==> run A: inputs <==
## huffman
module huffman(clk, reset, gray_valid, gray_data, CNT_valid, CNT1, CNT2, CNT3, CNT4, CNT5, CNT6,
    code_valid, HC1, HC2, HC3, HC4, HC5, HC6, M1, M2, M3, M4, M5, M6);
Settings: LEC_CHECK=0, CAP_MARGIN=35, CELL_PAD_IN_SITES_DETAIL_PLACEMENT=0, CELL_PAD_IN_SITES_GLOBAL_PLACEMENT=3, CORE_ASPECT_RATIO=1.69, CORE_MARGIN=7, CORE_UTILIZATION=57, CTS_CLUSTER_DIAMETER=148, CTS_CLUSTER_SIZE=61, GPL_TIMING_DRIVEN=0, HOLD_SLACK_MARGIN=0.14, MAX_ROUTING_LAYER=met4, MIN_ROUTING_LAYER=met2, SETUP_SLACK_MARGIN=-0.1, SLEW_MARGIN=35, TNS_END_PERCENT=15; clock period 5.71 ns.
run.sh (not shown) runs the stock make flow with config.mk's settings and CLKGATE_MAP_FILE=.
==> run E: changes against run A <==
CAP_MARGIN = 20   (was 35)
CELL_PAD_IN_SITES_DETAIL_PLACEMENT = default   (was 0)
CELL_PAD_IN_SITES_GLOBAL_PLACEMENT = default   (was 3)
CORE_ASPECT_RATIO = default   (was 1.69)
CORE_MARGIN = 2   (was 7)
CORE_UTILIZATION = 39   (was 57)
CTS_CLUSTER_DIAMETER = default   (was 148)
CTS_CLUSTER_SIZE = default   (was 61)
GPL_TIMING_DRIVEN = default   (was 0)
HOLD_SLACK_MARGIN = default   (was 0.14)
MAX_ROUTING_LAYER = default   (was met4)
MIN_ROUTING_LAYER = default   (was met2)
SETUP_SLACK_MARGIN = default   (was -0.1)
SLEW_MARGIN = 20   (was 35)
TNS_END_PERCENT = default   (was 15)
==> flow/constraint.sdc (replaced) <==
create_clock -name core_clock -period 6.0 [get_ports {clk}]
set_input_delay 1.2000 -clock core_clock [delete_from_list [all_inputs] [get_ports {clk}]]
set_output_delay 1.2000 -clock core_clock [all_outputs]
set_load 0.01 [all_outputs]
==> run B: changes against run A <==
CAP_MARGIN = 20   (was 35)
CELL_PAD_IN_SITES_DETAIL_PLACEMENT = default   (was 0)
CELL_PAD_IN_SITES_GLOBAL_PLACEMENT = default   (was 3)
CORE_ASPECT_RATIO = default   (was 1.69)
CORE_MARGIN = 2   (was 7)
CORE_UTILIZATION = 65   (was 57)
CTS_CLUSTER_DIAMETER = 30   (was 148)
CTS_CLUSTER_SIZE = default   (was 61)
GPL_TIMING_DRIVEN = default   (was 0)
HOLD_SLACK_MARGIN = -0.09   (was 0.14)
MAX_ROUTING_LAYER = default   (was met4)
MIN_ROUTING_LAYER = default   (was met2)
SETUP_SLACK_MARGIN = -0.3   (was -0.1)
SLEW_MARGIN = 20   (was 35)
TNS_END_PERCENT = default   (was 15)
==> flow/constraint.sdc (replaced) <==
create_clock -name core_clock -period 4.6 [get_ports {clk}]
set_input_delay 0.9200 -clock core_clock [delete_from_list [all_inputs] [get_ports {clk}]]
set_output_delay 0.9200 -clock core_clock [all_outputs]
set_load 0.01 [all_outputs]
==> run C: changes against run A <==
CAP_MARGIN = 20   (was 35)
CELL_PAD_IN_SITES_DETAIL_PLACEMENT = default   (was 0)
CELL_PAD_IN_SITES_GLOBAL_PLACEMENT = default   (was 3)
CORE_ASPECT_RATIO = default   (was 1.69)
CORE_MARGIN = 2   (was 7)
CORE_UTILIZATION = 68   (was 57)
CTS_CLUSTER_DIAMETER = 29   (was 148)
CTS_CLUSTER_SIZE = 15   (was 61)
GPL_TIMING_DRIVEN = default   (was 0)
HOLD_SLACK_MARGIN = default   (was 0.14)
MAX_ROUTING_LAYER = default   (was met4)
MIN_ROUTING_LAYER = default   (was met2)
SETUP_SLACK_MARGIN = 0.69   (was -0.1)
SLEW_MARGIN = 20   (was 35)
TNS_END_PERCENT = default   (was 15)
==> flow/constraint.sdc (replaced) <==
create_clock -name core_clock -period 5.56 [get_ports {clk}]
set_input_delay 1.1120 -clock core_clock [delete_from_list [all_inputs] [get_ports {clk}]]
set_output_delay 1.1120 -clock core_clock [all_outputs]
set_load 0.01 [all_outputs]
==> results <==
|  | run E | run B | run A | run C |
|---|---|---|---|---|
| Nature of the critical path endpoint | flip-flop | flip-flop | - | - |
| Peak VDD IR | 188 uV | 308 uV | - | - |
| Run status | complete, no violations | finished with violations | did not finish | did not finish |
| Last stage reached | - | - | global placement without I/O | global routing |
| Violated checks | - | setup timing | - | - |
| Reg2Reg Launch Point | z[1]$_SDFFE_PP0N_ | last[0]$_SDFFE_PP0P_ | - | - |
| Worst hold-check path type | flip-flop to flip-flop | flip-flop to flip-flop | - | - |
| Multi-Input Combinational | 1187 | 1187 | - | - |
| Core Density at Floorplan | 0.394 | 0.661 | 0.581 | 0.687 |
| Number of design-rule violations left by the first detailed-router iteration | 1420 | 2926 | - | - |
| Startpoint of the worst setup timing path | z[1]$_SDFFE_PP0N_ | reset | - | - |
| Power share of the clock group | 0.450 | 0.590 | - | - |
| Detail Route met3 WL | 4900 um | 9820 um | - | - |
| Taps Inserted | 532 | 324 | - | - |
| Via-per-instance ratio | 5.95 | 7.29 | - | - |
| Req. time, crit path | 6.29 ns | 4.93 ns | - | - |
| 1st-pass router iterations | 5 | 10 | - | - |
| CTS root buffer | sky130_fd_sc_hd__clkbuf_16 | sky130_fd_sc_hd__clkbuf_16 | - | sky130_fd_sc_hd__clkbuf_16 |
| Delay of the slowest critical-path stage | 0.79 ns | 0.66 ns | - | - |
| P_clk | 1.64 mW | 3.84 mW | - | - |
| Top class by area | logic gates | logic gates | - | - |
| Post-layout utilization of the core | 0.489 | 0.901 | - | - |
| Average wire length per cell after detail routing | 22.8 um | 27.6 um | - | - |
| Maxcap violations | 0 | 0 | - | - |
Power is estimated from default activity; no workload was simulated.
